==> branch xenon <==
==> flow/design.v (excerpt) <==
module arbiter_puf #(parameter challenge_size = 8, response_width = 24)
					(input logic [challenge_size-1 : 0] challenge,
					input logic clk, reset,
					output logic [response_width-1 : 0] response);
clock: 2.25 ns
lec_check: 0
cap_margin: 35
cell_pad_in_sites_detail_placement: 0
cell_pad_in_sites_global_placement: 0
core_margin: 5
core_utilization: 72
cts_cluster_size: 70
gpl_timing_driven: 1
max_routing_layer: met5
min_routing_layer: met1
setup_slack_margin: 0.67
slew_margin: 20
run.sh (not shown) runs the stock make flow with config.mk's settings and CLKGATE_MAP_FILE=.
==> inputs of branch amber, as changes to branch xenon <==
==> flow/config.mk (replaced) <==
export PLATFORM = sky130hd
export DESIGN_NAME = arbiter_puf
export DESIGN_NICKNAME = arbiter_puf
export VERILOG_FILES = /design/flow/design.v
export SDC_FILE = /design/flow/constraint.sdc
export NUM_CORES = 4
export LEC_CHECK = 0
export CAP_MARGIN = 20
export CORE_MARGIN = 2
export CORE_UTILIZATION = 29
export SLEW_MARGIN = 20
==> flow/constraint.sdc (replaced) <==
create_clock -name core_clock -period 3.86 [get_ports {clk}]
set_input_delay 0.7720 -clock core_clock [delete_from_list [all_inputs] [get_ports {clk}]]
set_output_delay 0.7720 -clock core_clock [all_outputs]
set_load 0.01 [all_outputs]
==> notes <==
- Of branch amber and branch xenon, branch amber has the higher worst setup slack (gap 0.68 ns).
- Branch xenon completed with no timing, DRC or antenna violations. Branch amber passed the timing, design-rule and antenna checks.
- Of branch xenon and branch amber, branch xenon has the higher clock power (gap about 60%, measured against branch amber).
- First-iteration DRC count: branch xenon is higher than branch amber (15%).
- In synthesized area, branch amber and branch xenon do not differ.

==> try-zinc: inputs <==
arbiter_puf again, from the RTL that the note above started with.
make LEC_CHECK=0 CAP_MARGIN=20 CORE_MARGIN=2 CORE_UTILIZATION=72 PLACE_DENSITY=0.39 SETUP_SLACK_MARGIN=0.4 SLEW_MARGIN=20 TNS_END_PERCENT=10 finish   # period 2.2 ns
==> inputs of try-yarrow, as changes to try-zinc <==
- CORE_UTILIZATION: 72 -> 58
- HOLD_SLACK_MARGIN: unset -> -0.1
- PLACE_DENSITY: 0.39 -> unset
- SETUP_SLACK_MARGIN: 0.4 -> 0.97
- TNS_END_PERCENT: 10 -> unset
==> flow/constraint.sdc (replaced) <==
create_clock -name core_clock -period 3.76 [get_ports {clk}]
set_input_delay 0.7520 -clock core_clock [delete_from_list [all_inputs] [get_ports {clk}]]
set_output_delay 0.7520 -clock core_clock [all_outputs]
set_load 0.01 [all_outputs]
==> inputs of try-tundra, as changes to try-zinc <==
- CORE_UTILIZATION: 72 -> 61
- CTS_CLUSTER_DIAMETER: unset -> 397
- MAX_ROUTING_LAYER: unset -> met4
- PLACE_DENSITY: 0.39 -> unset
- SETUP_SLACK_MARGIN: 0.4 -> 0.93
- TNS_END_PERCENT: 10 -> 5
==> flow/constraint.sdc (replaced) <==
create_clock -name core_clock -period 3.76 [get_ports {clk}]
set_input_delay 0.7520 -clock core_clock [delete_from_list [all_inputs] [get_ports {clk}]]
set_output_delay 0.7520 -clock core_clock [all_outputs]
set_load 0.01 [all_outputs]
==> inputs of try-sierra, as changes to try-zinc <==
- SETUP_SLACK_MARGIN: 0.4 -> unset
- TNS_END_PERCENT: 10 -> unset
==> flow/constraint.sdc (replaced) <==
create_clock -name core_clock -period 2.97 [get_ports {clk}]
set_input_delay 0.5940 -clock core_clock [delete_from_list [all_inputs] [get_ports {clk}]]
set_output_delay 0.5940 -clock core_clock [all_outputs]
set_load 0.01 [all_outputs]
==> summary of the runs <==
Critical path depth is the same in try-zinc and try-yarrow.
Cell area: try-sierra < try-zinc < try-tundra < try-yarrow.
The highest first-iteration DRC count belongs to try-sierra, the lowest to try-yarrow.
In try-tundra the non-clock buffer count is lower than in try-yarrow, by 11.
Of try-tundra and try-zinc, try-tundra has the higher setup slack (gap 0.97 ns).
In area after synthesis, try-yarrow and try-sierra do not differ.

==> inputs of v37 <==
arbiter_puf again, from the RTL that the note above started with.
export LEC_CHECK = 0
export ABC_AREA = 0
export CAP_MARGIN = 35
export CELL_PAD_IN_SITES_DETAIL_PLACEMENT = 0
export CELL_PAD_IN_SITES_GLOBAL_PLACEMENT = 0
export CORE_MARGIN = 2
export CORE_UTILIZATION = 72
export CTS_CLUSTER_SIZE = 58
export GPL_TIMING_DRIVEN = 1
export MAX_ROUTING_LAYER = met5
export MIN_ROUTING_LAYER = met1
export SLEW_MARGIN = 20
create_clock -name core_clock -period 5.07 [get_ports {clk}]
==> v2 (differences from v37) <==
Settings changed: ABC_AREA 0 to unset, CAP_MARGIN 35 to 20, CTS_CLUSTER_SIZE 58 to 70, PLACE_DENSITY_LB_ADDON set to 0.0, SETUP_SLACK_MARGIN set to 0.67.
==> flow/constraint.sdc (replaced) <==
create_clock -name core_clock -period 2.25 [get_ports {clk}]
set_input_delay 0.4500 -clock core_clock [delete_from_list [all_inputs] [get_ports {clk}]]
set_output_delay 0.4500 -clock core_clock [all_outputs]
set_load 0.01 [all_outputs]
==> results <==
In sequential cell count, v37 and v2 do not differ.
Clock skew: v37 is lower than v2 (0.0087 ns).
Sequential power: v37 is lower than v2 (about 56%).
Between v2 and v37, the lower global-route usage is in v37 (gap 0.65 points).
Of v2 and v37, v2 has the higher routed wire length (gap 2.6%, measured against v37).
v2 finished clean. v37 produced a clean layout.
Against v2, the cell area of v37 is lower by about 0.6%.
==> figures <==
| item | v37 | v2 |
|---|---|---|
| Internal power summed over all cells | 48.9 mW | 109 mW |
| First-pass detailed-route iteration total | 5 | 4 |
| Worst reg-to-reg path cell count | 5 | 4 |
| Worst-margin pin slew | 0.921 ns | 0.685 ns |
| Total area of sequential cells | 101000 um^2 | 101000 um^2 |
| Delay of the slowest cell on the worst path | 0.61 ns | 0.38 ns |
| Routed Wire Length | 313000 um | 321000 um |
| Depth of the worst hold-timing path | 1 | 2 |
| Post-Place Cells | 17500 | 17500 |
| HPWL after DPL | 214000 um | 220000 um |
| Signal buf overhead | 0.00685 | 0.0150 |
| Vias in the first global route | 102000 | 104000 |
| Result of the run | finished clean | finished clean |
Power and IR drop assume default switching activity.
